==> design/flow/design.v <==
module top (
    input clk,                   
    input mode,                  
    input song,                  
    input plus,                  
    input minus,                 
    input rst,                   
    input set,                   
    input refer,                 
    input player1,               
    input player2,               
    output reg [8:0] rope,       
    output reg [1:0] sel,        
    output reg [1:0] ledr,       
    output reg [1:0] ledg,       
    output reg [1:0] ledb,       
    output reg [3:0] ledop,      
    output reg [7:0] segdata1,   
    output reg [7:0] segdata0,   
    output reg [7:0] seg,        
    output reg [7:0] sel8,       
    output reg ledplayer1,       
    output reg ledplayer2,       
    output reg buzzer,           
    output reg round_indicator_1, 
    output reg round_indicator_2 
);
wire playsong;                   
wire song_pulse;                 
wire mode_pulse;                 
wire plus_pulse;                 
wire minus_pulse;                
wire set_pulse;                  
wire refer_pulse;                
wire player1_pulse;              
wire player2_pulse;              
wire [1:0] led_slowgreen;        
wire [3:0] led_midyellow;        
wire [1:0] led_fastred;          
wire [8:0] led_rope_afk1;        
wire [1:0] led_win_afk1;         
wire [1:0] led_test_afk1;        
wire [8:0] led_rope_afk2;        
wire [1:0] led_win_afk2;         
wire [1:0] led_test_afk2;        
reg gameoverflag;                    
reg win1;                        
reg win2;                        
reg draw;                        
reg winflag_1;                   
reg winflag_2;                   
reg buzzerflag;                  
reg [1:0] modereg;               
reg [3:0] cycle;                 
reg [2:0] scan;                  
reg [3:0] score1;                
reg [3:0] score2;                
reg [3:0] win;                   
reg [3:0] now_round_reg1;        
reg [3:0] now_round_reg0;        
reg [7:0] secreg;                
reg [3:0] secreg1;               
reg [3:0] secreg0;               
reg [7:0] sec;                   
reg [3:0] sec1;                  
reg [3:0] sec0;                  
reg [4:0] now_round;             
reg [1:0] cntdownsec;            
reg [1:0] buzzer_gameover_1;     
reg [3:0] buzzer_gameover_8;     
reg [3:0] next_state;            
reg [3:0] current_state;         
reg [63:0] dispseg;              
reg [23:0] flick_cnt_1Hz;        
reg [23:0] flick_cnt_2Hz;        
reg [22:0] flick_cnt_4Hz_1;      
reg [22:0] flick_cnt_4Hz_2;      
reg [22:0] flick_cnt_4_33Hz;     
reg [23:0] buzzer_cnt_1Hz;       
reg [22:0] buzzer_cnt_4Hz;       
reg [25:0] buzzer_cnt_0_5Hz;     
reg [23:0] countdown_1Hz;        
reg [23:0] win_cnt_2Hz;          
parameter init              = 4'd0;
parameter time_set          = 4'd1;
parameter round_set         = 4'd2;
parameter finish_setting    = 4'd3;
parameter counting_down     = 4'd4;
parameter gaming            = 4'd5;
parameter check             = 4'd6;
parameter gameover          = 4'd7;
debounce mode_debounce (                               
    .clk (clk),
    .rst (rst),
    .key (mode),
    .key_pulse (mode_pulse)
);
debounce song_debounce (                               
    .clk (clk),
    .rst (rst),
    .key (song),
    .key_pulse (song_pulse)
);
debounce sec_plus_debounce (                               
    .clk (clk),
    .rst (rst),
    .key (plus),
    .key_pulse (plus_pulse)
);
debounce sec_minus_debounce (                               
    .clk (clk),
    .rst (rst),
    .key (minus),
    .key_pulse (minus_pulse)
);
debounce set_debounce (                               
    .clk (clk),
    .rst (rst),
    .key (set),
    .key_pulse (set_pulse)
);
debounce refer_debounce (                               
    .clk (clk),
    .rst (rst),
    .key (refer),
    .key_pulse (refer_pulse)
);
debounce player1_debounce (                               
    .clk (clk),
    .rst (rst),
    .key (player1),
    .key_pulse (player1_pulse)
);
debounce player2_debounce (                               
    .clk (clk),
    .rst (rst),
    .key (player2),
    .key_pulse (player2_pulse)
);
breath_led_slow greenslow (
    .clk(clk),
    .rst(rst),
    .ledslow1(led_slowgreen[0]),
    .ledslow2(led_slowgreen[1])
);
breath_led_mid yellowmid (
    .clk(clk),
    .rst(rst),
    .ledmid11(led_midyellow[0]),
    .ledmid12(led_midyellow[1]),
    .ledmid21(led_midyellow[2]),
    .ledmid22(led_midyellow[3])
);
breath_led_fast redfast (
    .clk(clk),
    .rst(rst),
    .ledfast1(led_fastred[0]),
    .ledfast2(led_fastred[1])
);
breath_led_afk1 afk1(
    .clk(clk),
    .rst(rst),
    .ledafkrope(led_rope_afk1),
    .ledafk1(led_win_afk1[0]),
    .ledafk2(led_win_afk1[1]),
    .ledafk3(led_test_afk1[0]),
    .ledafk4(led_test_afk1[1])
);
breath_led_afk2 afk2(
    .clk(clk),
    .rst(rst),
    .ledafkrope(led_rope_afk2),
    .ledafk1(led_win_afk2[0]),
    .ledafk2(led_win_afk2[1]),
    .ledafk3(led_test_afk2[0]),
    .ledafk4(led_test_afk2[1])
);
playsongs bgm(
    .clk(clk),
    .rst(gameoverflag),
    .song(song_pulse),
    .buzzer(playsong)
);
always @(posedge clk or negedge rst)
begin
    if(!rst)
    begin
        ledop[1] <= 0;
        current_state <= init;
    end
    else
    begin
        current_state <= next_state;
        ledop[1] <= 1;
    end
end
always @(posedge clk)
begin
    case(current_state)
    init:   next_state <= time_set;
    time_set:
    begin
        if(set_pulse)
        next_state <= round_set;
    end
    round_set:
    begin
        if(set_pulse)
        next_state <= finish_setting;
    end
    finish_setting:
    begin
        if(refer_pulse)
        next_state <= counting_down;
    end
    counting_down:
    begin
        if(cntdownsec == 0)
        next_state <= gaming;
    end
    gaming:
    begin
        if(secreg > 0)
        begin
            if(rope[0] || rope[8])
            next_state <= check;
        end
        else
        next_state<= check;
    end
    check:
    begin
        if((score1 == win)|| (score2 == win))
        next_state <= gameover;
        else
        begin
            if(refer_pulse)
            next_state <= counting_down;
        end
    end
    gameover:
    begin
        next_state <= gameover;
    end
    endcase
end
always @(posedge clk)
begin
    case(current_state)
    init:
    begin
        score1  <= 0;
        score2  <= 0;
        win1    <= 0;
        win2    <= 0;
        now_round<=1;
        draw    <= 0;
    end
    gaming:
    begin
        if      (rope[0])   begin win1 <= 1; win2 <= 0; end
        else if (rope[8])   begin win1 <= 0; win2 <= 1; end
        else if ((rope[0]||rope[1]||rope[2]||rope[3])&&(secreg == 0)) begin win1 <= 1; win2 <= 0; end
        else if ((rope[5]||rope[6]||rope[7]||rope[8])&&(secreg == 0)) begin win1 <= 0; win2 <= 1; end
        else if (rope[4]&&(secreg == 0)) begin draw <= 1; end
    end
    check:
    begin
        if      (win1)  begin score1 <= score1 + 1; now_round <= now_round + 1; win1 <= 0; end
        else if (win2)  begin score2 <= score2 + 1; now_round <= now_round + 1; win2 <= 0; end
        else if (draw)  begin now_round <= now_round + 1; draw <= 0; end
    end
    default:
    begin
        win1 <= 0;
        win2 <= 0;
    end
    endcase
end
always @(posedge clk)
begin
    case(current_state)
    init:
    begin
        ledr    <= 2'b00;
        ledg    <= 2'b11;
        ledb    <= 2'b11;
    end
    time_set:
    begin
    if(set_pulse)  
    begin
        ledr[1] <= 1;
        ledg[1] <= 0;
    end
    end
    round_set:
    begin
    if(set_pulse)  
    begin
        ledr[0] <= 1;
        ledg[0] <= 0;
    end  
    end
    finish_setting:
    begin
        if(refer_pulse)
        begin
            ledr <= 2'b11;
            ledg <= 2'b11;
            ledb <= 2'b11;
            flick_cnt_4Hz_1 <= 0;
        end
    end
    counting_down:
    begin
        if(flick_cnt_4Hz_1 >= 3_000)
        begin
            ledr <= ~ledr;
            ledg <= ~ledg;
            ledb <= ~ledb;
            flick_cnt_4Hz_1 <= 0;
        end
        else flick_cnt_4Hz_1 <= flick_cnt_4Hz_1 + 1;
        if(cntdownsec == 0)
        begin
            ledr <= 2'b11;
            ledg <= 2'b11;
            ledb <= 2'b11;
        end
    end
    gaming:
    begin
        if(rope[4])
        begin
            ledg[0] <= led_slowgreen[0];
            ledg[1] <= led_slowgreen[1];
            ledr[1] <= 1;
            ledr[0] <= 1;
        end
        else if(rope[2]||rope[3]||rope[5]||rope[6])
        begin
            ledg[0] <= led_midyellow[0];
            ledr[0] <= led_midyellow[1];
            ledg[1] <= led_midyellow[2];
            ledr[1] <= led_midyellow[3];
        end
        else if(rope[0]||rope[1]||rope[7]||rope[8])
        begin
            ledg[0] <= 1;
            ledg[1] <= 1;
            ledr[0] <= led_fastred[0];
            ledr[1] <= led_fastred[1];
        end
    end
    default:
    begin
        ledr    <= 2'b11;
        ledg    <= 2'b11;
        ledb    <= 2'b11;
        flick_cnt_4Hz_1 <= 0;
    end
    endcase
end
always @(posedge clk)
begin
    case(current_state)
    init:
    begin
        sec     <= 5;
        win     <= 1;
    end
    time_set:
    begin
        if(plus_pulse)  
        begin
            if (sec >= 95)
            sec <= 5;
            else
            sec <= sec + 5;
        end
        if(minus_pulse)  
        begin
            if (sec <= 5)
            sec <= 95;
            else
            sec <= sec - 5;
        end
    end
    round_set:
    begin
        if(plus_pulse)  
        begin
            if(win == 9) win <= 1;
            else win <= win + 1;
        end
        if(minus_pulse)  
        begin
            if(win == 1) win <= 9;
            else win <= win - 1;
        end
    end
    default: begin win <= win; end
    endcase
end
always @(posedge clk)
begin
    case(current_state)
    init:
    begin
        ledop[3] <= 1;
        ledop[2] <= 1;
        ledop[0] <= 1;
    end
    time_set:
    begin
        if(set) ledop[0] <= 1;
        else    ledop[0] <= 0;
        if(plus)ledop[2] <= 1;
        else    ledop[2] <= 0;
        if(minus)ledop[3] <= 1;
        else    ledop[3] <= 0;
    end
    round_set:
    begin
        if(set) ledop[0] <= 1;
        else    ledop[0] <= 0;
        if(plus)ledop[2] <= 1;
        else    ledop[2] <= 0;
        if(minus)ledop[3] <= 1;
        else    ledop[3] <= 0;
    end
    default:
    begin
        ledop[3] <= 1;
        ledop[2] <= 1;
        ledop[0] <= 1;
    end
    endcase
end
always @(posedge clk)
begin
    case(current_state)
    counting_down:
    begin
        if(flick_cnt_1Hz >= 12_000)
        begin
            cntdownsec <= cntdownsec - 1;
            flick_cnt_1Hz <= 0;
        end
        else flick_cnt_1Hz <= flick_cnt_1Hz + 1;
    end
    default:
    begin
        flick_cnt_1Hz <= 0;
        cntdownsec <= 3;
    end
    endcase
end
always @(posedge clk)
begin
    case(current_state)
    init: countdown_1Hz <= 0;
    counting_down:
    begin
        secreg <= sec;
    end
    gaming:
    begin
        if(countdown_1Hz >= 12_000)
        begin
            countdown_1Hz <= 0;
            secreg <= secreg - 1;
        end
        else countdown_1Hz <= countdown_1Hz + 1;
    end
    check:
    begin
        if(rope[0]||rope[8])    secreg <= secreg;
        if(secreg == 0)         secreg <= secreg;
    end
    endcase
end
always @(posedge clk)
begin
    if(current_state == init)
    begin
        sec1    <= 0;
        sec0    <= 0;
        secreg1 <= 0;
        secreg0 <= 0;
        now_round_reg1 <= 0;
        now_round_reg0 <= 0;
    end
    sec0 <= sec % 10;
    sec1 <= sec / 10;
    secreg0 <= secreg % 10;
    secreg1 <= secreg / 10;
    now_round_reg0 <= now_round % 10;
    now_round_reg1 <= now_round / 10;
end
always @(posedge clk)
begin
    case(current_state)
    init:
    begin
        sel <= 2'b11;
        flick_cnt_2Hz <= 0;
    end
    time_set:
    begin
        if(flick_cnt_2Hz>=6_000)
        begin
            sel <= ~sel;
            flick_cnt_2Hz <= 0;
        end
        else flick_cnt_2Hz <= flick_cnt_2Hz + 1;
    end
    round_set:
    begin
    sel[0] <= 1;
    if(flick_cnt_2Hz>=6_000)
        begin
            sel[1] <= ~sel[1];
            flick_cnt_2Hz <= 0;
        end
    else flick_cnt_2Hz <= flick_cnt_2Hz + 1;
    end
    finish_setting: sel <= 2'b00;
    counting_down: sel <= 2'b10;
    gaming: sel <= 2'b00;
    endcase
end
always @(posedge clk)
begin
    case(current_state)
    init: dispseg <= 64'h0;
    time_set:
    begin
    case(sec0)
        0: segdata0 <= 8'h3f;
        5: segdata0 <= 8'h6d;
    endcase
    case(sec1)
        0: segdata1 <= 8'h3f;
        1: segdata1 <= 8'h06;
        2: segdata1 <= 8'h5b;
        3: segdata1 <= 8'h4f;
        4: segdata1 <= 8'h66;
        5: segdata1 <= 8'h6d;
        6: segdata1 <= 8'h7d;
        7: segdata1 <= 8'h07;
        8: segdata1 <= 8'h7f;
        9: segdata1 <= 8'h6f;
    endcase
    end
    round_set:
    begin
    case(win)
        1: segdata1 <= 8'h06;
        2: segdata1 <= 8'h5b;
        3: segdata1 <= 8'h4f;
        4: segdata1 <= 8'h66;
        5: segdata1 <= 8'h6d;
        6: segdata1 <= 8'h7d;
        7: segdata1 <= 8'h07;
        8: segdata1 <= 8'h7f;
        9: segdata1 <= 8'h6f;
    endcase
    end
    finish_setting:
    begin
    case(sec0)
        0: segdata0 <= 8'h3f;
        5: segdata0 <= 8'h6d;
    endcase
    case(sec1)
        0: segdata1 <= 8'h3f;
        1: segdata1 <= 8'h06;
        2: segdata1 <= 8'h5b;
        3: segdata1 <= 8'h4f;
        4: segdata1 <= 8'h66;
        5: segdata1 <= 8'h6d;
        6: segdata1 <= 8'h7d;
        7: segdata1 <= 8'h07;
        8: segdata1 <= 8'h7f;
        9: segdata1 <= 8'h6f;
    endcase
    case(win)
    1:
    begin
        dispseg[63:56] <= 8'h06;     
        dispseg[55:48] <= 8'h40;     
        dispseg[47:40] <= 8'h3f;     
        dispseg[39:32] <= 8'h3f;     
        dispseg[31:24] <= 8'h3f;     
        dispseg[23:16] <= 8'h40;     
        dispseg[15:8]  <= 8'h40;     
        dispseg[7:0]   <= 8'h3f;     
    end
    2:
    begin
        dispseg[63:56] <= 8'h5b;     
        dispseg[55:48] <= 8'h40;     
        dispseg[47:40] <= 8'h3f;     
        dispseg[39:32] <= 8'h3f;     
        dispseg[31:24] <= 8'h3f;     
        dispseg[23:16] <= 8'h40;     
        dispseg[15:8]  <= 8'h40;     
        dispseg[7:0]   <= 8'h3f;     
    end
    3:
    begin
        dispseg[63:56] <= 8'h4f;     
        dispseg[55:48] <= 8'h40;     
        dispseg[47:40] <= 8'h3f;     
        dispseg[39:32] <= 8'h3f;     
        dispseg[31:24] <= 8'h3f;     
        dispseg[23:16] <= 8'h40;     
        dispseg[15:8]  <= 8'h40;     
        dispseg[7:0]   <= 8'h3f;     
    end
    4:
    begin
        dispseg[63:56] <= 8'h66;     
        dispseg[55:48] <= 8'h40;     
        dispseg[47:40] <= 8'h3f;     
        dispseg[39:32] <= 8'h3f;     
        dispseg[31:24] <= 8'h3f;     
        dispseg[23:16] <= 8'h40;     
        dispseg[15:8]  <= 8'h40;     
        dispseg[7:0]   <= 8'h3f;     
    end
    5:
    begin
        dispseg[63:56] <= 8'h6d;     
        dispseg[55:48] <= 8'h40;     
        dispseg[47:40] <= 8'h3f;     
        dispseg[39:32] <= 8'h3f;     
        dispseg[31:24] <= 8'h3f;     
        dispseg[23:16] <= 8'h40;     
        dispseg[15:8]  <= 8'h40;     
        dispseg[7:0]   <= 8'h3f;     
    end
    6:
    begin
        dispseg[63:56] <= 8'h7d;     
        dispseg[55:48] <= 8'h40;     
        dispseg[47:40] <= 8'h3f;     
        dispseg[39:32] <= 8'h3f;     
        dispseg[31:24] <= 8'h3f;     
        dispseg[23:16] <= 8'h40;     
        dispseg[15:8]  <= 8'h40;     
        dispseg[7:0]   <= 8'h3f;     
    end
    7:
    begin
        dispseg[63:56] <= 8'h07;     
        dispseg[55:48] <= 8'h40;     
        dispseg[47:40] <= 8'h3f;     
        dispseg[39:32] <= 8'h3f;     
        dispseg[31:24] <= 8'h3f;     
        dispseg[23:16] <= 8'h40;     
        dispseg[15:8]  <= 8'h40;     
        dispseg[7:0]   <= 8'h3f;     
    end
    8:
    begin
        dispseg[63:56] <= 8'h7f;     
        dispseg[55:48] <= 8'h40;     
        dispseg[47:40] <= 8'h3f;     
        dispseg[39:32] <= 8'h3f;     
        dispseg[31:24] <= 8'h3f;     
        dispseg[23:16] <= 8'h40;     
        dispseg[15:8]  <= 8'h40;     
        dispseg[7:0]   <= 8'h3f;     
    end
    9:
    begin
        dispseg[63:56] <= 8'h6f;     
        dispseg[55:48] <= 8'h40;     
        dispseg[47:40] <= 8'h3f;     
        dispseg[39:32] <= 8'h3f;     
        dispseg[31:24] <= 8'h3f;     
        dispseg[23:16] <= 8'h40;     
        dispseg[15:8]  <= 8'h40;     
        dispseg[7:0]   <= 8'h3f;     
    end
    endcase
    end
    counting_down:
    begin
    case(now_round_reg1)
        0: dispseg[47:40] <=8'h3f;
        1: dispseg[47:40] <=8'h06;
        2: dispseg[47:40] <=8'h5b;
        3: dispseg[47:40] <=8'h4f;
        4: dispseg[47:40] <=8'h66;
        5: dispseg[47:40] <=8'h6d;
        6: dispseg[47:40] <=8'h7d;
        7: dispseg[47:40] <=8'h07;
        8: dispseg[47:40] <=8'h7f;
        9: dispseg[47:40] <=8'h6f;
    endcase
    case(now_round_reg0)
        0: dispseg[39:32] <=8'h3f;
        1: dispseg[39:32] <=8'h06;
        2: dispseg[39:32] <=8'h5b;
        3: dispseg[39:32] <=8'h4f;
        4: dispseg[39:32] <=8'h66;
        5: dispseg[39:32] <=8'h6d;
        6: dispseg[39:32] <=8'h7d;
        7: dispseg[39:32] <=8'h07;
        8: dispseg[39:32] <=8'h7f;
        9: dispseg[39:32] <=8'h6f;
    endcase
    case(cntdownsec)   
        3: segdata0 <= 8'h4f;
        2: segdata0 <= 8'h5b;
        1: segdata0 <= 8'h06;
        0: segdata0 <= 8'h3f;
    endcase
    end
    gaming:
    begin
    case(secreg0)
        0: segdata0 <= 8'h3f;
        1: segdata0 <= 8'h06;
        2: segdata0 <= 8'h5b;
        3: segdata0 <= 8'h4f;
        4: segdata0 <= 8'h66;
        5: segdata0 <= 8'h6d;
        6: segdata0 <= 8'h7d;
        7: segdata0 <= 8'h07;
        8: segdata0 <= 8'h7f;
        9: segdata0 <= 8'h6f;
    endcase
    case(secreg1)
        0: segdata1 <= 8'h3f;
        1: segdata1 <= 8'h06;
        2: segdata1 <= 8'h5b;
        3: segdata1 <= 8'h4f;
        4: segdata1 <= 8'h66;
        5: segdata1 <= 8'h6d;
        6: segdata1 <= 8'h7d;
        7: segdata1 <= 8'h07;
        8: segdata1 <= 8'h7f;
        9: segdata1 <= 8'h6f;
    endcase
    end
    check:
    begin
    case(score1)
        0: dispseg[31:24] <= 8'h3f;
        1: dispseg[31:24] <= 8'h06;
        2: dispseg[31:24] <= 8'h5b;
        3: dispseg[31:24] <= 8'h4f;
        4: dispseg[31:24] <= 8'h66;
        5: dispseg[31:24] <= 8'h6d;
        6: dispseg[31:24] <= 8'h7d;
        7: dispseg[31:24] <= 8'h07;
        8: dispseg[31:24] <= 8'h7f;
        9: dispseg[31:24] <= 8'h6f;
    endcase
    case(score2)
        0: dispseg[7 : 0] <= 8'h3f;
        1: dispseg[7 : 0] <= 8'h06;
        2: dispseg[7 : 0] <= 8'h5b;
        3: dispseg[7 : 0] <= 8'h4f;
        4: dispseg[7 : 0] <= 8'h66;
        5: dispseg[7 : 0] <= 8'h6d;
        6: dispseg[7 : 0] <= 8'h7d;
        7: dispseg[7 : 0] <= 8'h07;
        8: dispseg[7 : 0] <= 8'h7f;
        9: dispseg[7 : 0] <= 8'h6f;
    endcase
    end
    gameover:
    begin
    if(score1 == win)
    begin
        dispseg[63:56] <= 8'h7d;
        dispseg[55:48] <= 8'h7d;
        dispseg[47:40] <= 8'h7d;
        dispseg[39:32] <= 8'h7d;
        dispseg[31:24] <= 8'h38;
        dispseg[23:16] <= 8'h3f;
        dispseg[15:8]  <= 8'h6d;
        dispseg[7:0]   <= 8'h79;
    end
    if(score2 == win)
    begin
        dispseg[63:56] <= 8'h38;
        dispseg[55:48] <= 8'h3f;
        dispseg[47:40] <= 8'h6d;
        dispseg[39:32] <= 8'h79;
        dispseg[31:24] <= 8'h7d;
        dispseg[23:16] <= 8'h7d;
        dispseg[15:8]  <= 8'h7d;
        dispseg[7:0]   <= 8'h7d;
    end
    end
    endcase
end
always @(posedge clk)
begin
    if(current_state >= finish_setting)
    begin
        scan <= scan + 1;
        case(scan)
        3'd0: begin sel8 <= 8'b1111_1110; seg <= dispseg[7:0]; end
        3'd1: begin sel8 <= 8'b1111_1101; seg <= dispseg[15:8]; end
        3'd2: begin sel8 <= 8'b1111_1011; seg <= dispseg[23:16]; end
        3'd3: begin sel8 <= 8'b1111_0111; seg <= dispseg[31:24]; end
        3'd4: begin sel8 <= 8'b1110_1111; seg <= dispseg[39:32]; end
        3'd5: begin sel8 <= 8'b1101_1111; seg <= dispseg[47:40]; end
        3'd6: begin sel8 <= 8'b1011_1111; seg <= dispseg[55:48]; end
        3'd7: begin sel8 <= 8'b0111_1111; seg <= dispseg[63:56]; end
        endcase
    end
    else sel8 <= 8'b1111_1111;
    if(current_state == init)
    begin
        scan <= 0;
        seg  <= 8'h00;
    end
end
always @(posedge clk)
begin
    case(current_state)
    init:
    begin
        flick_cnt_4_33Hz <= 0;
        cycle <= 1;
        winflag_2 <= 0;
        flick_cnt_4Hz_2 <= 0;
        rope <= 9'b0000_0_0000;
    end
    time_set:
    begin
        if      (modereg == 2'b00) rope <= led_rope_afk1;
        else if (modereg == 2'b01)
        begin
            rope[8:5] <= led_rope_afk2[8:5];
            rope[3:0] <= led_rope_afk2[3:0];
            rope[4] <= led_rope_afk2[4];
        end
        else if (modereg == 2'b10) rope <= 9'b1111_1_1111;
        else if (modereg == 2'b11) rope <= 9'b0000_0_0000;
    end
    round_set:
    begin
        if      (modereg == 2'b00) rope <= led_rope_afk1;
        else if (modereg == 2'b01)
        begin
            rope[8:5] <= led_rope_afk2[8:5];
            rope[3:0] <= led_rope_afk2[3:0];
            rope[4] <= led_rope_afk2[4];
        end
        else if (modereg == 2'b10) rope <= 9'b1111_1_1111;
        else if (modereg == 2'b11) rope <= 9'b0000_0_0000;
    end
    finish_setting: rope <= 9'b0000_0_0000;
    counting_down:
    begin
        if (flick_cnt_4_33Hz >= 2_769)
        begin
            cycle <= cycle + 1;
            flick_cnt_4_33Hz <= 0;
        end
        else flick_cnt_4_33Hz <= flick_cnt_4_33Hz + 1;
        case(cycle)
            1: rope <= 9'b1000_0_0001;
            2: rope <= 9'b0100_0_0010;
            3: rope <= 9'b0010_0_0100;
            4: rope <= 9'b0001_0_1000;
            5: rope <= 9'b0000_1_0000;
            6: rope <= 9'b0001_0_1000;
            7: rope <= 9'b0010_0_0100;
            8: rope <= 9'b0100_0_0010;
            9: rope <= 9'b1000_0_0001;
            10:rope <= 9'b0100_0_0010;
            11:rope <= 9'b0010_0_0100;
            12:rope <= 9'b0001_0_1000;
            13:rope <= 9'b0000_1_0000;
        endcase
    end
    gaming:
    begin
        if(player1_pulse) rope <= {rope[7:0],rope[8]};
        if(player2_pulse) rope <= {rope[0],rope[8:1]};
    end
    check:
    begin
        if((score1==win || score2==win )) winflag_2 <= 1;
        rope <= rope;
        flick_cnt_4_33Hz <= 0;
        cycle <= 1;
    end
    gameover:
    begin
        if((score1==win || score2==win ) && (winflag_2 == 1))
        begin
            rope <= 9'b0101_0_1010;
            winflag_2 <= 0;
        end
        if(flick_cnt_4Hz_2 >= 3_000)
        begin
            rope <= ~rope;
            flick_cnt_4Hz_2 <= 0;
        end
        else flick_cnt_4Hz_2 <= flick_cnt_4Hz_2 + 1;
    end
    default:
    begin
        flick_cnt_4_33Hz <= 0;
        cycle <= 1;
    end
    endcase
end
always @(posedge clk)
begin
    case(current_state)
    time_set:
    begin
        if(set_pulse||plus_pulse||minus_pulse||buzzerflag)
        begin
            if(buzzer_cnt_4Hz <= 1_500)
            begin
                buzzerflag <= 1;
                buzzer <= 1;
                buzzer_cnt_4Hz <= buzzer_cnt_4Hz + 1;
            end
            else
            begin
                buzzerflag <= 0;
                buzzer <= 0;
                buzzer_cnt_4Hz <= 0;
            end
        end
    end
    round_set:
    begin
        if(plus_pulse||minus_pulse||buzzerflag)
        begin
            if(buzzer_cnt_4Hz <= 1_500)
            begin
                buzzerflag <= 1;
                buzzer <= 1;
                buzzer_cnt_4Hz <= buzzer_cnt_4Hz + 1;
            end
            else
            begin
                buzzerflag <= 0;
                buzzer <= 0;
                buzzer_cnt_4Hz <= 0;
            end
        end
        if(set_pulse) buzzerflag <= 1;
    end
    finish_setting:
    begin
        if(buzzer_cnt_4Hz <= 1_500 && buzzerflag == 1)
        begin
            buzzerflag <= 1;
            buzzer <= 1;
            buzzer_cnt_4Hz <= buzzer_cnt_4Hz + 1;
        end
        else
        begin
            buzzerflag <= 0;
            buzzer <= 0;
            buzzer_cnt_4Hz <= 0;
        end
    end
    counting_down:
    begin
        if(buzzer_cnt_1Hz >= 6_000)
        begin
            buzzer <= ~buzzer;
            buzzer_cnt_1Hz <= 0;
        end
        else buzzer_cnt_1Hz <= buzzer_cnt_1Hz + 1;
    end
    check:
    begin
        if((score1==win || score2==win )) winflag_1 <= 1;
        if(buzzer_cnt_4Hz >= 1_500 && buzzer_gameover_8 < 8)
        begin
            buzzer <= ~buzzer;
            buzzer_cnt_4Hz <= 0;
            buzzer_gameover_8 <= buzzer_gameover_8 + 1;
        end
        else buzzer_cnt_4Hz <= buzzer_cnt_4Hz + 1;
    end
    gameover:
    begin
        if((score1==win || score2==win ) && (winflag_1 == 1))
        begin
            buzzer <= ~buzzer;
            winflag_1 <= 0;
        end
        if(buzzer_cnt_0_5Hz >= 24_000 && buzzer_gameover_1 < 1)
        begin
            buzzer <= ~buzzer;
            buzzer_cnt_0_5Hz <= 0;
            gameoverflag <= 1;
            buzzer_gameover_1 <= buzzer_gameover_1 + 1;
        end
        else buzzer_cnt_0_5Hz <= buzzer_cnt_0_5Hz + 1;
        if(buzzer_gameover_1 == 1)  buzzer <= playsong;
    end
    default:
    begin
        buzzer <= 0;
        buzzer_gameover_8 <= 0;
        buzzer_gameover_1 <= 0;
        buzzer_cnt_4Hz <= 0;
        buzzer_cnt_0_5Hz <= 0;
        winflag_1 <= 0;
        buzzerflag <= 0;
        gameoverflag <= 0;
    end 
    endcase
    if(current_state == init) buzzer_cnt_1Hz <= 0;
end
always @(posedge clk) 
begin
    case(current_state)
    time_set:
    begin
        if(modereg == 2'b00)
        begin
            ledplayer1 <= led_win_afk1[0];  
            ledplayer2 <= led_win_afk1[1];
        end
        else if(modereg == 2'b01)
        begin
            ledplayer1 <= led_win_afk2[0];  
            ledplayer2 <= led_win_afk2[1];
        end
        else if(modereg == 2'b10)
        begin
            ledplayer1 <= 1;  
            ledplayer2 <= 1;
        end
        else if(modereg == 2'b11)
        begin
            ledplayer1 <= 0;  
            ledplayer2 <= 0;
        end
    end
    round_set:
    begin
        if(modereg == 2'b00)
        begin
            ledplayer1 <= led_win_afk1[0];  
            ledplayer2 <= led_win_afk1[1];
        end
        else if(modereg == 2'b01)
        begin
            ledplayer1 <= led_win_afk2[0];  
            ledplayer2 <= led_win_afk2[1];
        end
        else if(modereg == 2'b10)
        begin
            ledplayer1 <= 1;  
            ledplayer2 <= 1;
        end
        else if(modereg == 2'b11)
        begin
            ledplayer1 <= 0;  
            ledplayer2 <= 0;
        end
    end
    check:
    begin
        if(win_cnt_2Hz >= 3_000)
        begin
            win_cnt_2Hz <= 0;
            if(rope[0]||rope[1]||rope[2]||rope[3])
            ledplayer1 <= ~ledplayer1;
            if(rope[5]||rope[6]||rope[7]||rope[8])
            ledplayer2 <= ~ledplayer2;
        end
        else win_cnt_2Hz <= win_cnt_2Hz + 1;
    end
    gameover:
    begin
        if(win_cnt_2Hz >= 3_000)
        begin
            win_cnt_2Hz <= 0;
            if(score1 == win)
            ledplayer1 <= ~ledplayer1;
            if(score2 == win)
            ledplayer2 <= ~ledplayer2;
        end
        else win_cnt_2Hz <= win_cnt_2Hz + 1;
    end
    default:
    begin
        ledplayer1 <= 0;
        ledplayer2 <= 0;
        win_cnt_2Hz <= 0;
    end
    endcase
end
always @(posedge clk)
begin
    case(current_state)
    time_set:
    begin
        if(modereg == 2'b00)
        begin
            round_indicator_1 <= led_test_afk1[0];
            round_indicator_2 <= led_test_afk1[1];
        end
        else if(modereg == 2'b01)
        begin
            round_indicator_1 <= led_test_afk2[0];
            round_indicator_2 <= led_test_afk2[1];
        end
        else if(modereg == 2'b10)
        begin
            round_indicator_1 <= 1;
            round_indicator_2 <= 1;
        end
        else if(modereg == 2'b11)
        begin
            round_indicator_1 <= 0;
            round_indicator_2 <= 0;
        end
    end
    round_set:
    begin
        if(modereg == 2'b00)
        begin
            round_indicator_1 <= led_test_afk1[0];
            round_indicator_2 <= led_test_afk1[1];
        end
        else if(modereg == 2'b01)
        begin
            round_indicator_1 <= led_test_afk2[0];
            round_indicator_2 <= led_test_afk2[1];
        end
        else if(modereg == 2'b10)
        begin
            round_indicator_1 <= 1;
            round_indicator_2 <= 1;
        end
        else if(modereg == 2'b11)
        begin
            round_indicator_1 <= 0;
            round_indicator_2 <= 0;
        end
    end
    default:
    begin
        round_indicator_1 <= 0;
        round_indicator_2 <= 0;
    end
    endcase
end
always @(posedge clk or negedge rst)
begin
    if(!rst) modereg <= 2'b00;
    else if(mode_pulse) modereg <= modereg + 1;
end
endmodule
module debounce (clk,rst,key,key_pulse);
parameter       N  =  1;                       
input             clk;
input             rst;
input 	[N-1:0]   key;                         
output  [N-1:0]   key_pulse;                   
reg     [N-1:0]   key_rst_pre;                 
reg     [N-1:0]   key_rst;                     
wire    [N-1:0]   key_edge;                    
always @(posedge clk or negedge rst)
begin
    if (!rst) begin
        key_rst <= {N{1'b1}};                 
        key_rst_pre <= {N{1'b1}};
    end
    else begin
        key_rst <= key;                      
        key_rst_pre <= key_rst;              
    end    
end
assign key_edge = key_rst_pre & (~key_rst); 
reg	[7:0]	  cnt;                        
always @(posedge clk or negedge rst)
begin
    if(!rst)
        cnt <= 8'h0;
    else if(key_edge)
        cnt <= 8'h0;
    else
        cnt <= cnt + 1'h1;
end  
reg     [N-1:0]   key_sec_pre;                 
reg     [N-1:0]   key_sec;                    
always @(posedge clk or negedge rst)
begin
    if (!rst) 
        key_sec <= {N{1'b1}};                
    else if (cnt==8'hff)
        key_sec <= key;  
end
always @(posedge clk or negedge rst)
begin
    if (!rst)
        key_sec_pre <= {N{1'b1}};
    else                   
        key_sec_pre <= key_sec;             
end      
assign key_pulse = key_sec_pre & (~key_sec);     
endmodule
module breath_led_slow(clk,rst,ledslow1,ledslow2);
input clk;             	 
input rst;             	 
output reg ledslow1;     
output reg ledslow2;
reg [24:0] cnt1;       	 
reg [24:0] cnt2;       	 
reg flag;              	 
parameter   CNT_NUM = 40;	 
always@(posedge clk or negedge rst) begin 
	if(!rst) begin
		cnt1<=13'd0;
		end 
	else begin
		if(cnt1>=CNT_NUM-1) 
			cnt1<=1'b0;
		else 
			cnt1<=cnt1+1'b1; 
		end
	end
always@(posedge clk or negedge rst) begin 
	if(!rst) begin
		cnt2<=13'd0;
		flag<=1'b0;
	end 
	else begin
		if(cnt1==CNT_NUM-1) begin	 
			if(!flag) begin       	 
				if(cnt2>=CNT_NUM-1)	 
					flag<=1'b1;
				else
					cnt2<=cnt2+1'b1;
			end 
			else begin           	 
				if(cnt2<=0)          
					flag<=1'b0;
				else 
					cnt2<=cnt2-1'b1;
			end
		end
	else cnt2<=cnt2;   	 
	ledslow1 <= (cnt1<cnt2)?1'b0:1'b1;
	ledslow2 <= (cnt2<cnt1)?1'b0:1'b1;
	end
end
endmodule
module breath_led_mid(clk,rst,ledmid11,ledmid12,ledmid21,ledmid22);
input clk;             	 
input rst;             	 
output reg ledmid11;     
output reg ledmid12;
output reg ledmid21;
output reg ledmid22;
reg [24:0] cnt1;       	 
reg [24:0] cnt2;       	 
reg flag;              	 
parameter   CNT_NUM = 24;	 
always@(posedge clk or negedge rst) begin 
	if(!rst) begin
		cnt1<=13'd0;
		end 
	else begin
		if(cnt1>=CNT_NUM-1) 
			cnt1<=1'b0;
		else 
			cnt1<=cnt1+1'b1; 
		end
	end
always@(posedge clk or negedge rst) begin 
	if(!rst) begin
		cnt2<=13'd0;
		flag<=1'b0;
	end 
	else begin
		if(cnt1==CNT_NUM-1) begin	 
			if(!flag) begin       	 
				if(cnt2>=CNT_NUM-1)	 
					flag<=1'b1;
				else
					cnt2<=cnt2+1'b1;
			end 
			else begin           	 
				if(cnt2<=0)          
					flag<=1'b0;
				else 
					cnt2<=cnt2-1'b1;
			end
		end
	else cnt2<=cnt2;   	 
	ledmid11 <= (cnt1<cnt2)?1'b0:1'b1;
	ledmid12 <= ledmid11;
	ledmid21 <= (cnt2<cnt1)?1'b0:1'b1;
	ledmid22 <= ledmid21;
	end
end
endmodule
module breath_led_fast(clk,rst,ledfast1,ledfast2);
input clk;             	 
input rst;             	 
output reg ledfast1;     
output reg ledfast2;
reg [24:0] cnt1;       	 
reg [24:0] cnt2;       	 
reg flag;              	 
parameter   CNT_NUM = 15;	 
always@(posedge clk or negedge rst) begin 
	if(!rst) begin
		cnt1<=13'd0;
		end 
	else begin
		if(cnt1>=CNT_NUM-1) 
			cnt1<=1'b0;
		else 
			cnt1<=cnt1+1'b1; 
		end
	end
always@(posedge clk or negedge rst) begin 
	if(!rst) begin
		cnt2<=13'd0;
		flag<=1'b0;
	end 
	else begin
		if(cnt1==CNT_NUM-1) begin	 
			if(!flag) begin       	 
				if(cnt2>=CNT_NUM-1)	 
					flag<=1'b1;
				else
					cnt2<=cnt2+1'b1;
			end 
			else begin           	 
				if(cnt2<=0)          
					flag<=1'b0;
				else 
					cnt2<=cnt2-1'b1;
			end
		end
	else cnt2<=cnt2;   	 
	ledfast1 <= (cnt1<cnt2)?1'b0:1'b1;
	ledfast2 <= (cnt2<cnt1)?1'b0:1'b1;
	end
end
endmodule
module breath_led_afk1(clk,rst,ledafkrope,ledafk1,ledafk2,ledafk3,ledafk4);
input clk;             	 
input rst;             	 
output reg [8:0] ledafkrope;     
output reg ledafk1;
output reg ledafk2;
output reg ledafk3;
output reg ledafk4;
reg [24:0] cnt1;       	 
reg [24:0] cnt2;       	 
reg flag;              	 
parameter   CNT_NUM = 40;	 
always@(posedge clk or negedge rst) begin 
	if(!rst) begin
		cnt1<=13'd0;
		end 
	else begin
		if(cnt1>=CNT_NUM-1) 
			cnt1<=1'b0;
		else 
			cnt1<=cnt1+1'b1; 
		end
	end
always@(posedge clk or negedge rst) begin 
	if(!rst) begin
		cnt2<=13'd0;
		flag<=1'b0;
	end 
	else begin
		if(cnt1==CNT_NUM-1) begin	 
			if(!flag) begin       	 
				if(cnt2>=CNT_NUM-1)	 
					flag<=1'b1;
				else
					cnt2<=cnt2+1'b1;
			end 
			else begin           	 
				if(cnt2<=0)          
					flag<=1'b0;
				else 
					cnt2<=cnt2-1'b1;
			end
		end
	else cnt2<=cnt2;   	 
	ledafkrope[8] <= (cnt1<cnt2)?1'b0:1'b1;
	ledafkrope[7] <= (cnt1<cnt2)?1'b0:1'b1;
	ledafkrope[6] <= (cnt1<cnt2)?1'b0:1'b1;
	ledafkrope[5] <= (cnt1<cnt2)?1'b0:1'b1;
	ledafkrope[4] <= (cnt1<cnt2)?1'b0:1'b1;
	ledafkrope[3] <= (cnt1<cnt2)?1'b0:1'b1;
	ledafkrope[2] <= (cnt1<cnt2)?1'b0:1'b1;
	ledafkrope[1] <= (cnt1<cnt2)?1'b0:1'b1;
	ledafkrope[0] <= (cnt1<cnt2)?1'b0:1'b1;
	ledafk1 <= (cnt1<cnt2)?1'b0:1'b1;
	ledafk2 <= (cnt1<cnt2)?1'b0:1'b1;
	ledafk3 <= (cnt1<cnt2)?1'b0:1'b1;
	ledafk4 <= (cnt1<cnt2)?1'b0:1'b1;
	end
end
endmodule
module breath_led_afk2(clk,rst,ledafkrope,ledafk1,ledafk2,ledafk3,ledafk4);
input clk;             	 
input rst;             	 
output reg [8:0] ledafkrope;     
output reg ledafk1;
output reg ledafk2;
output reg ledafk3;
output reg ledafk4;
reg [24:0] cnt1;       	 
reg [24:0] cnt2;       	 
reg flag;              	 
parameter   CNT_NUM = 40;	 
always@(posedge clk or negedge rst) begin 
	if(!rst) begin
		cnt1<=13'd0;
		end 
	else begin
		if(cnt1>=CNT_NUM-1) 
			cnt1<=1'b0;
		else 
			cnt1<=cnt1+1'b1; 
		end
	end
always@(posedge clk or negedge rst) begin 
	if(!rst) begin
		cnt2<=13'd0;
		flag<=1'b0;
	end 
	else begin
		if(cnt1==CNT_NUM-1) begin	 
			if(!flag) begin       	 
				if(cnt2>=CNT_NUM-1)	 
					flag<=1'b1;
				else
					cnt2<=cnt2+1'b1;
			end 
			else begin           	 
				if(cnt2<=0)          
					flag<=1'b0;
				else 
					cnt2<=cnt2-1'b1;
			end
		end
	else cnt2<=cnt2;   	 
	ledafkrope[8] <= (cnt1<cnt2)?1'b0:1'b1;
	ledafkrope[7] <= (cnt1<cnt2)?1'b0:1'b1;
	ledafkrope[6] <= (cnt1<cnt2)?1'b0:1'b1;
	ledafkrope[5] <= (cnt1<cnt2)?1'b0:1'b1;
	ledafkrope[4] <= (cnt1>cnt2)?1'b0:1'b1;
	ledafkrope[3] <= (cnt1<cnt2)?1'b0:1'b1;
	ledafkrope[2] <= (cnt1<cnt2)?1'b0:1'b1;
	ledafkrope[1] <= (cnt1<cnt2)?1'b0:1'b1;
	ledafkrope[0] <= (cnt1<cnt2)?1'b0:1'b1;
	ledafk1 <= (cnt1>cnt2)?1'b0:1'b1;
	ledafk2 <= (cnt1>cnt2)?1'b0:1'b1;
	ledafk3 <= (cnt1>cnt2)?1'b0:1'b1;
	ledafk4 <= (cnt1>cnt2)?1'b0:1'b1;
	end
end
endmodule
module playsongs(
    input clk,
    input rst,
    input song,
    output reg buzzer
);
parameter   N_sil= 440,  
            N_do = 458,  
            N_re = 408,  
            N_mi = 364,  
            N_fa = 343,  
            N_so = 306,  
            N_la = 272,  
            N_si = 243,  
            stoptime= 11,
            dotime  = 13,
            retime  = 14,
            mitime  = 16,
            fatime  = 17,
            sotime  = 19,
            latime  = 22,
            sitime  = 24;
reg [16:0]	cnt0;	     
reg [10:0]	cnt1;	     
reg	[6 :0]	cnt2;	     
reg	[16:0]	pre_set;	 
wire[16:0]	pre_div;	 
reg	[10:0]	cishu;	     
wire[10:0]	cishu_div;	 
reg [1: 0]  flag;	     
reg	[6 :0]	YINFU;	     
always @(posedge clk or negedge rst)
begin
    if(!rst)        flag <= 2'b00;
    else if(song)   flag <= flag + 1;
end
always @(posedge clk or negedge rst)
begin
    if(!rst)                YINFU <= 66;
    else if(flag == 2'b00)  YINFU <= 66;
    else if(flag == 2'b01)  YINFU <= 48;
    else if(flag == 2'b10)  YINFU <= 36;
    else                    YINFU <= 1;
end
always @(posedge clk or negedge rst)
begin
    if(!rst)                    cnt0 <= 0;
    else if(flag == 2'b11)      cnt0 <= 0;
    else if(song)               cnt0 <= 0;
    else
    begin
        if(cnt0 == pre_set - 1) cnt0 <= 0;
        else                    cnt0 <= cnt0 + 1;
    end
end
always @(posedge clk or negedge rst)
begin
    if(!rst)                    cnt1 <= 0;
    else if(flag == 2'b11)      cnt1 <= 0;
    else if(song)               cnt1 <= 0;
    else
    begin
        if(cnt0 == pre_set - 1)
        begin
            if(cnt1 == cishu)   cnt1 <= 0;
            else                cnt1 <= cnt1 + 1;
        end
    end
end
always @(posedge clk or negedge rst)
begin
    if(!rst)                        cnt2 <= 0;
    else if(flag == 2'b11)          cnt2 <= 0;
    else if(song)                   cnt2 <= 0;
    else
    begin
        if(cnt1 == cishu && cnt0 == pre_set - 1)
        begin
            if(cnt2 == YINFU - 1)   cnt2 <= 0;
            else                    cnt2 <= cnt2 + 1;
        end
    end
end
always @(*)
begin
    case(pre_set)
        N_sil:cishu<= stoptime;
        N_do:cishu <= dotime;
        N_re:cishu <= retime;
        N_mi:cishu <= mitime;
        N_fa:cishu <= fatime;
        N_so:cishu <= sotime;
        N_la:cishu <= latime;
        N_si:cishu <= sitime;
        default:cishu <= stoptime;
    endcase
end
always @(*)
begin
    if(flag == 2'b00)
    begin
        case(cnt2)	 
            0 : pre_set <= N_mi;
            1 : pre_set <= N_mi;
            2 : pre_set <= N_fa;
            3 : pre_set <= N_so;
            4 : pre_set <= N_so;
            5 : pre_set <= N_fa;
            6 : pre_set <= N_mi;
            7 : pre_set <= N_re;
            8 : pre_set <= N_do;
            9 : pre_set <= N_do;
            10: pre_set <= N_re;
            11: pre_set <= N_mi;            
            12: pre_set <= N_mi;
            13: pre_set <= N_re;
            14: pre_set <= N_re;
            15: pre_set <= N_sil;
            16: pre_set <= N_mi;
            17: pre_set <= N_mi;
            18: pre_set <= N_fa;
            19: pre_set <= N_so;
            20: pre_set <= N_so;
            21: pre_set <= N_fa;
            22: pre_set <= N_mi;
            23: pre_set <= N_re;
            24: pre_set <= N_do;
            25: pre_set <= N_do;
            26: pre_set <= N_re;
            27: pre_set <= N_mi;
            28: pre_set <= N_re;
            29: pre_set <= N_do;
            30: pre_set <= N_do;
            31: pre_set <= N_sil;
            32: pre_set <= N_re;
            33: pre_set <= N_re;
            34: pre_set <= N_mi;
            35: pre_set <= N_do;
            36: pre_set <= N_re;
            37: pre_set <= N_mi;
            38: pre_set <= N_fa;
            39: pre_set <= N_mi;
            40: pre_set <= N_do;
            41: pre_set <= N_re;
            42: pre_set <= N_mi;
            43: pre_set <= N_fa;
            44: pre_set <= N_mi;
            45: pre_set <= N_re;
            46: pre_set <= N_do;
            47: pre_set <= N_re;
            48: pre_set <= N_so;
            49: pre_set <= N_sil;
            50: pre_set <= N_mi;
            51: pre_set <= N_mi;
            52: pre_set <= N_fa;
            53: pre_set <= N_so;
            54: pre_set <= N_so;
            55: pre_set <= N_fa;
            56: pre_set <= N_mi;
            57: pre_set <= N_re;
            58: pre_set <= N_do;
            59: pre_set <= N_do;
            60: pre_set <= N_re;
            61: pre_set <= N_mi;
            62: pre_set <= N_re;
            63: pre_set <= N_do;
            64: pre_set <= N_do;
            65: pre_set <= N_sil;
            default: pre_set <= N_sil;
        endcase
    end
    else if (flag == 2'b01)
    begin
        case(cnt2)	 
            0 : pre_set <= N_do;
            1 : pre_set <= N_do;
            2 : pre_set <= N_so;
            3 : pre_set <= N_so;
            4 : pre_set <= N_la;
            5 : pre_set <= N_la;
            6 : pre_set <= N_so;
            7 : pre_set <= N_sil;
            8 : pre_set <= N_fa;
            9 : pre_set <= N_fa;
            10: pre_set <= N_mi;
            11: pre_set <= N_mi;
            12: pre_set <= N_re;
            13: pre_set <= N_re;
            14: pre_set <= N_do;
            15: pre_set <= N_sil;
            16: pre_set <= N_so;
            17: pre_set <= N_so;
            18: pre_set <= N_fa;
            19: pre_set <= N_fa;
            20: pre_set <= N_mi;
            21: pre_set <= N_mi;
            22: pre_set <= N_re;
            23: pre_set <= N_sil;
            24: pre_set <= N_so;
            25: pre_set <= N_so;
            26: pre_set <= N_fa;
            27: pre_set <= N_fa;
            28: pre_set <= N_mi;
            29: pre_set <= N_mi;
            30: pre_set <= N_re;
            31: pre_set <= N_sil;
            32: pre_set <= N_do;
            33: pre_set <= N_do;
            34: pre_set <= N_so;
            35: pre_set <= N_so;
            36: pre_set <= N_la;
            37: pre_set <= N_la;
            38: pre_set <= N_so;
            39: pre_set <= N_sil;
            40: pre_set <= N_fa;
            41: pre_set <= N_fa;
            42: pre_set <= N_mi;
            43: pre_set <= N_mi;
            44: pre_set <= N_re;
            45: pre_set <= N_re;
            46: pre_set <= N_do;
            47: pre_set <= N_sil;
            default: pre_set <= N_sil;
        endcase
    end
    else if (flag == 2'b10)
    begin
        case(cnt2)	 
            0 : pre_set <= N_do;
            1 : pre_set <= N_re;
            2 : pre_set <= N_mi;
            3 : pre_set <= N_do;
            4 : pre_set <= N_do;
            5 : pre_set <= N_re;
            6 : pre_set <= N_mi;
            7 : pre_set <= N_do;
            8 : pre_set <= N_mi;
            9 : pre_set <= N_fa;
            10: pre_set <= N_so;
            11: pre_set <= N_sil;
            12: pre_set <= N_mi;
            13: pre_set <= N_fa;
            14: pre_set <= N_so;
            15: pre_set <= N_sil;
            16: pre_set <= N_so;
            17: pre_set <= N_la;
            18: pre_set <= N_so;
            19: pre_set <= N_fa;
            20: pre_set <= N_mi;
            21: pre_set <= N_do;
            22: pre_set <= N_so;
            23: pre_set <= N_la;
            24: pre_set <= N_so;
            25: pre_set <= N_fa;
            26: pre_set <= N_mi;
            27: pre_set <= N_do;
            28: pre_set <= N_re;
            29: pre_set <= N_so;
            30: pre_set <= N_do;
            31: pre_set <= N_sil;
            32: pre_set <= N_re;
            33: pre_set <= N_so;
            34: pre_set <= N_do;
            35: pre_set <= N_sil;
            default: pre_set <= N_sil;
        endcase
    end
    else    pre_set <= N_sil;
end
assign pre_div = pre_set / 2;
assign cishu_div = cishu * 4 / 5;
always @(posedge clk or negedge rst)
begin
    if(!rst)                    buzzer <= 0;
    else if(pre_set != N_sil)
    begin
        if(cnt1 < cishu_div)
        begin
            if(cnt0 < pre_div)  buzzer <= 0;
            else                buzzer <= 1;
        end
        else                    buzzer <= 0;
    end
    else                        buzzer <= 0;
end
endmodule
==> design/flow/run.sh <==
#!/bin/bash
# the make line also repeats each setting of config.mk as NAME=value (left out here)
make -C /OpenROAD-flow-scripts/flow DESIGN_CONFIG=/design/flow/config.mk WORK_HOME=/design/flow/orfs CLKGATE_MAP_FILE= finish
==> design/flow/config.mk <==
export PLATFORM = sky130hd
export DESIGN_NAME = top
export DESIGN_NICKNAME = top
export VERILOG_FILES = /design/flow/design.v
export SDC_FILE = /design/flow/constraint.sdc
export NUM_CORES = 4
export LEC_CHECK = 0
export ABC_AREA = 0
export CAP_MARGIN = 5
export CORE_MARGIN = 2
export CORE_UTILIZATION = 72
export CTS_CLUSTER_DIAMETER = 357
export CTS_CLUSTER_SIZE = 14
export HOLD_SLACK_MARGIN = -0.04
export PLACE_DENSITY_LB_ADDON = 0.14
export SETUP_SLACK_MARGIN = 1.25
export SLEW_MARGIN = 20
export TNS_END_PERCENT = 5
==> design/flow/constraint.sdc <==
create_clock -name core_clock -period 4.33 [get_ports {clk}]
set_input_delay 0.8660 -clock core_clock [delete_from_list [all_inputs] [get_ports {clk}]]
set_output_delay 0.8660 -clock core_clock [all_outputs]
set_load 0.01 [all_outputs]
==> results of run 1 <==
-- area by class of cell --
cell class              count  share of cell area (%)
clock buffers             120                    3.56
clock inverters             4                  0.0983
inverters                 291                    2.03
multi-input cells        3777                    47.3
flip-flops and latches    824                    39.9
well taps                 864                    1.98
repair buffers            317                    5.08
-- stage by stage --
step | utilization, % | power [W]
after global placement | 77.7 | 0.0181
after detailed placement | 77.7 | 0.0185
final | 83.5 | 0.0249
after global routing | 83.5 | 0.0260
after floorplan | - | 0.0161
after CTS | 82.3 | 0.0246
-- metal layers --
metal,up-vias,track usage [%],share of wire [%]
met5,-,0,0
met4,0,12.0,3.2
met3,292,4.54,5.9
met2,1429,56.8,49
met1,18303,42.6,41
li1,18147,-,-
-- what timing repair did --
action                                  CTS  global route
pin swaps                                93           175
endpoints found under the setup margin  135           191
buffers inserted                         24            14
gates resized                           196           175
cloned                                    0             1
==> flow_metrics.rpt, run 1 <==
RUN METRICS
----------------------------------------------------
[Die]
  Floorplan-stage core utilization ........................ 72.3%
  Number of top-level design ports ........................ 68
  Chip area ........................ between 60,000 and 70,000 µm²
  CORE AREA ........................ approximately 66,000 µm²
  Vert. Die Dim ........................ between 200 and 300 µm
  Floorplan die width ........................ ~260 µm
  Site row count ........................ about 94

[Critical path]
  Source of the critical timing path ........................ bgm.cnt2[0]
  Worst setup path endpoint ........................ bgm.buzzer
  CP max-delay cell ........................ a211oi_1
  Kind of end point of the critical path ........................ flip-flop
  Number of buffer and inverter instances along the worst setup path ........................ 5
  Reg2reg path depth ........................ 28
  WS Path Type ........................ reg -> reg
  Worst path required time ........................ roughly 4.9 ns
  Reg2reg setup slack ........................ -1.02 ns
  Number of logic stages on the critical path including buffering ........................ 28
  Kind of start point of the critical path ........................ flip-flop
  Critical Path AT ........................ between 5 and 6 ns
  Gate family responsible for the most delay along the worst path ........................ AND-OR/OR-AND gates
  Reg2Reg Launch Point ........................ bgm.cnt2[0]
  Delay contributed by the slowest stage of the critical path ........................ 0.56 ns
  Maximum net fanout on the critical path ........................ 5
  R2R Path End ........................ bgm.buzzer

[Synth]
  Number of enable flip-flop cells ........................ 328
  Cell with the most instances after synthesis ........................ nor2_1
  Cells in synth_stat.txt ........................ 4,893
  Biggest combinational cell group after synthesis ........................ simple AND/OR/NAND/NOR gates
  Complex-gate fraction of the synthesized area ........................ about 14%
  Syn Inst Count ........................ between 4k and 5k
  Simple-Gate Area Share ........................ between 10% and 20%
  Syn_area_per_cell ........................ ~9.7 µm²
  Synth Cell Area ........................ 47,400 µm²
  Top cell area share ........................ 20.8%
  FFs w/ async S/R, synth ........................ 48.7%
  XOR/XNOR Fraction of Synth Area ........................ between 6 and 7%
  Count of cell types in the netlist ........................ between 90 and 100
  Post-synth top area cell ........................ edfxtp_1
  Leading post-synthesis cells by instance count ........................ 514 x nor2_1, 370 x nand2_1, 368 x dfrtp_1, 368 x ha_1, 328 x edfxtp_1
  Yosys stat chip area ........................ 47,400 µm²
  Share of the yosys chip area belonging to registers ........................ around 46%
  Adders+Majority by Area ........................ 10.0%
  Tally of yosys warning messages ........................ 8
  Most used flip-flop cell ........................ dfrtp_1
  Biggest area cells ........................ edfxtp_1 21%, dfrtp_1 19%, ha_1 9.7%
  Fraction of synthesized area in multiplexers ........................ between 1 and 1.5%
  Synthesized registers ........................ 824

[Global route]
  All-layer global routing usage ........................ 32.9%
  Residual overflow from global routing ........................ 0
  Pin count of the biggest net entering global routing ........................ 102
  Antenna violations before repair ........................ 0
  Global-route wire length before repair ........................ around 180 mm
  Number of global-route vias before repair ........................ 37.4k

[Pwr]
  Power per standard cell area ........................ 454 nW/µm²
  Power dissipated in combinational cells ........................ ~0.007 W
  Fraction of power consumed by the clock network ........................ between 20% and 30%
  Clock Power ........................ 0.00591 W
  Leakage power total ........................ around 23 nW
  Flop+latch power ........................ 0.0120 W
  Switching share of power ........................ about a third
  Internal power contribution ........................ 0.0162 W
  Sequential share of power ........................ approximately half
  Peak supply drop ........................ between 300 and 400 µV
  Switch Pwr ........................ roughly 0.0087 W
  Share of power burned in combinational logic ........................ between 20 and 30%
  Main power group ........................ sequential cells

[Timing]
  Part of the cycle the worst path needs ........................ 123%
  Setup Skew ........................ between 0.04 and 0.05 ns
  Total Neg Setup Slack ........................ -25.06 ns
  Unrepaired setup endpoints after global routing ........................ true
  Relative slew margins ........................ roughly 29%
  Post-route minimum period ........................ roughly 5.3 ns
  Worst slew pin tran ........................ about 1.1 ns
  PnR worst setup slack ........................ -1.02 ns
  Number of failing hold endpoints at the final stage ........................ 0
  Worst hold-check slack ........................ 0.261 ns
  Final Slew Violations ........................ 0
  Number of setup violations in the final report ........................ 36
  Maximum clock frequency ........................ 187 MHz

[Final layout]
  Total Nets Final ........................ 5,662
  MI comb area ........................ 25,900 µm²
  Area overhead of the layout relative to synthesis ........................ 15.4%
  Area of all placed cells without fillers ........................ about 55,000 µm²
  Filler instances ........................ 3,711
  Cell Count, Final, Fillers Out ........................ 6,197
  Sequential standard cell area ........................ between 20,000 and 25,000 µm²

[Routing]
  Routed wire length per instance ........................ around 18 µm
  Length of the first detailed-routing pass in iterations ........................ 6
  Total Wirelength ........................ 114 mm
  # DRC ........................ 0
  Violation count after the first detailed-route iteration ........................ roughly 3.6k
  Detail-routed via count per cell ........................ a little over 6
  Residual antenna-violating net count after detailed routing ........................ 0
  Final antenna diode count ........................ 0
  DR vias ........................ ~38k

[Placement]
  Setup Slack @ Placement ........................ -1.18 ns
  RePlAce Congestion ........................ 0.951
  Placed cell areas ........................ ~50,000 µm²
  Detail Placement HPWL ........................ slightly below 80 mm
  Inst Count DP ........................ 6,034
  Port Buffer Count ........................ approximately 64

[Min path]
  Worst min path class ........................ in -> async

[Clock tree]
  CTS tree ........................ yes
  Maximum clock path buffer count ........................ 3
  Later-pin clock latency in the skew report ........................ around 0.63 ns
  Clock root cell ........................ clkbuf_16
  Clock transition at the register clock pins on the worst setup and hold paths after CTS ........................ about 0.07 ns
  Number of buffers inserted during clock tree synthesis ........................ approximately 68
  H-tree levels ........................ 3
  Clock sink count ........................ a little over 800
  Hold buffer count at cts ........................ 0

[Job]
  Count of maximum capacitance violations ........................ 0
  Number of warnings in the stage logs ........................ a little over 100

[Outcome]
  Run status ........................ failed layout checks
  Violated Checks ........................ negative setup slack

----------------------------------------------------
==> run 2: changes to the inputs <==
Settings changed: ABC_AREA 0 to not set, CAP_MARGIN 5 to 20, CORE_ASPECT_RATIO set to 0.66, CORE_UTILIZATION 72 to 27, CTS_CLUSTER_DIAMETER 357 to not set, CTS_CLUSTER_SIZE 14 to not set, GPL_ROUTABILITY_DRIVEN set to 0, HOLD_SLACK_MARGIN -0.04 to not set, MIN_ROUTING_LAYER set to met1, PLACE_DENSITY_LB_ADDON 0.14 to 0.12, SETUP_SLACK_MARGIN 1.25 to 0.78, SLEW_MARGIN 20 to 40, TNS_END_PERCENT 5 to not set.
Clock period 4.33 ns to 5.99 ns, I/O delays scaled along.
==> run 2 against run 1 <==
Compared with the run above: the run now finishes clean; register-to-register slack better by 1.7 ns; global-route usage decreased by 19 points; utilization shrank 51 points; synthesized cell count unchanged; cell count up 23%; flip-flop count unchanged; power down 20%; wire length grew 8.7%; critical path type unchanged; largest power group unchanged; highest routed layer is now met5.
==> flow_metrics.rpt, run 2 <==
RUN METRICS
----------------------------------------------------
[Pwr]
  Fraction of power consumed by the clock network ........................ between 30% and 40%
  Share of power burned in combinational logic ........................ 24.7%
  Peak supply drop ........................ 239 µV
  Power per standard cell area ........................ about 360 nW/µm²
  Power dissipated in combinational cells ........................ ~0.005 W
  Switching share of power ........................ 34.3%
  Main power group ........................ sequential cells
  Flop+latch power ........................ 0.00867 W
  Internal power contribution ........................ about 0.013 W
  Clock Power ........................ roughly 0.0063 W
  Switch Pwr ........................ 0.00681 W
  Leakage power total ........................ between 20 and 25 nW
  Sequential share of power ........................ between 40 and 50%

[Critical path]
  Gate family responsible for the most delay along the worst path ........................ AND-OR/OR-AND gates
  Kind of start point of the critical path ........................ flip-flop
  Number of logic stages on the critical path including buffering ........................ 27
  Reg2Reg Launch Point ........................ bgm.cnt2[1]
  Source of the critical timing path ........................ bgm.cnt2[1]
  Kind of end point of the critical path ........................ flip-flop
  CP max-delay cell ........................ dfrtp_2
  Worst path required time ........................ between 6 and 7 ns
  Maximum net fanout on the critical path ........................ 8
  Critical Path Most Common Cell ........................ ha_4
  R2R Path End ........................ bgm.buzzer
  Delay contributed by the slowest stage of the critical path ........................ around 0.47 ns
  Critical Path AT ........................ 5.98 ns
  Reg2reg setup slack ........................ roughly 0.65 ns
  Number of buffer and inverter instances along the worst setup path ........................ 4
  WS Path Type ........................ reg -> reg
  Reg2reg path depth ........................ 27
  Worst setup path endpoint ........................ bgm.buzzer

[Synth]
  Count of cell types in the netlist ........................ around 92
  Leading post-synthesis cells by instance count ........................ 514 x nor2_1, 370 x nand2_1, 368 x dfrtp_1, 368 x ha_1, 328 x edfxtp_1
  Cells in synth_stat.txt ........................ between 4k and 5k
  Syn_area_per_cell ........................ 9.68 µm²
  Synth Cell Area ........................ 47,400 µm²
  Cell with the most instances after synthesis ........................ nor2_1
  Fraction of synthesized area in multiplexers ........................ 1.29%
  Top cell area share ........................ between 20% and 30%
  Share of the yosys chip area belonging to registers ........................ between 40 and 50%
  Simple-Gate Area Share ........................ between 15 and 20%
  Biggest area cells ........................ edfxtp_1 21%, dfrtp_1 19%, ha_1 9.7%
  Biggest combinational cell group after synthesis ........................ simple AND/OR/NAND/NOR gates
  Tally of yosys warning messages ........................ 8
  Most used flip-flop cell ........................ dfrtp_1
  Synthesized registers ........................ about 820
  Yosys stat chip area ........................ roughly 47,000 µm²
  XOR/XNOR Fraction of Synth Area ........................ 6.77%
  Syn Inst Count ........................ ~4.9k
  FFs w/ async S/R, synth ........................ roughly 49%
  Number of enable flip-flop cells ........................ about 330
  Adders+Majority by Area ........................ between 10% and 20%
  Post-synth top area cell ........................ edfxtp_1
  Complex-gate fraction of the synthesized area ........................ 14.1%

[Min path]
  Worst Min Path Start ........................ sec_minus_debounce.key_rst
  Worst Hold Path Cells ........................ 0
  Worst min path class ........................ reg -> reg
  Hold path endpoint ........................ sec_minus_debounce.key_rst_pre

[Global route]
  Pin count of the biggest net entering global routing ........................ ~88
  Number of global-route vias before repair ........................ between 30k and 40k
  Antenna violations before repair ........................ 2
  Global-route wire length before repair ........................ 199 mm
  All-layer global routing usage ........................ 13.8%
  Residual overflow from global routing ........................ 0

[Die]
  Vert. Die Dim ........................ 344 µm
  Floorplan-stage core utilization ........................ around 27%
  Site row count ........................ 124
  CORE AREA ........................ around 170,000 µm²
  Floorplan die width ........................ between 500 and 600 µm
  Number of top-level design ports ........................ 68
  Chip area ........................ between 150,000 and 200,000 µm²

[Final layout]
  Filler instances ........................ about 18k
  Area overhead of the layout relative to synthesis ........................ 17.6%
  MI comb area ........................ about 25,000 µm²
  Total Nets Final ........................ 5,564
  Sequential standard cell area ........................ 21,800 µm²
  Area of all placed cells without fillers ........................ 55,700 µm²

[Timing]
  Total Neg Setup Slack ........................ 0 ns
  Number of setup violations in the final report ........................ 0
  Number of failing hold endpoints at the final stage ........................ 0
  Final Slew Violations ........................ 0
  Maximum clock frequency ........................ about 190 MHz
  Worst slew pin tran ........................ around 0.83 ns
  Post-route minimum period ........................ roughly 5.3 ns
  Worst hold-check slack ........................ 0.352 ns
  Part of the cycle the worst path needs ........................ between 80 and 90%
  Unrepaired setup endpoints after global routing ........................ true
  Relative slew margins ........................ 44.4%
  Setup Skew ........................ about 0.031 ns

[Routing]
  DR vias ........................ roughly 36k
  Total Wirelength ........................ approximately 120 mm
  Length of the first detailed-routing pass in iterations ........................ 5
  # DRC ........................ 0
  Violation count after the first detailed-route iteration ........................ 2,548
  Residual antenna-violating net count after detailed routing ........................ 0
  Routed wire length per instance ........................ between 15 and 20 µm
  Detail-routed via count per cell ........................ 4.69

[Clock tree]
  Clock root cell ........................ clkbuf_16
  Maximum clock path buffer count ........................ 3
  H-tree levels ........................ 3
  CTS tree ........................ yes
  Clock sink count ........................ between 800 and 900
  Later-pin clock latency in the skew report ........................ 0.72 ns
  Number of buffers inserted during clock tree synthesis ........................ approximately 95
  Clock transition at the register clock pins on the worst setup and hold paths after CTS ........................ about 0.060 ns

[Placement]
  Placed cell areas ........................ around 52,000 µm²
  Port Buffer Count ........................ about 64
  Detail Placement HPWL ........................ roughly 89 mm

[Outcome]
  Run status ........................ complete, no violations

[Job]
  Number of warnings in the stage logs ........................ just over 100
  Count of maximum capacitance violations ........................ 0

----------------------------------------------------
## run 2: metrics by stage
step | setup slack, ns | std cells | power, W | util [%]
finish | 0.647 | 7596 | 0.0198 | 32.1
CTS | 0.662 | 7591 | 0.0202 | 32.0
global placement | 0.132 | 7383 | 0.0137 | 29.8
global route | 0.404 | 7595 | 0.0211 | 32.1
floorplan | 0.542 | 5068 | 0.0116 | -
detailed placement | 0.174 | 7383 | 0.0137 | 29.8
## run 2: per-layer routing
layer | routed length, µm | GRT usage, % | vias to the layer above
met5 | 9 | 0 | -
met4 | 2080 | 2.69 | 2
met3 | 5170 | 2.47 | 139
met2 | 46200 | 18.1 | 548
met1 | 70800 | 22.6 | 16936
li1 | - | - | 18003
## run 2: layout make-up
class	count	share of cell area (%)
multi-input combinational	3777	44.6
sequential	824	39.2
tap	2331	5.23
clock buffer	116	4.67
timing repair buffer	192	3.01
inverter	291	1.99
clock inverter	64	1.31
antenna	1	0.00449
## run 2: repair_timing
| action | in CTS | in global routing |
|---|---|---|
| hold buffers | 0 | 0 |
| gates resized | 55 | 10 |
| setup buffers | 28 | 4 |
| pin swaps | 29 | 12 |
| endpoints found under the setup margin | 1 | 1 |
| cloned | 0 | 0 |
Power figures rest on the tool's default switching activity, not on a simulated workload.
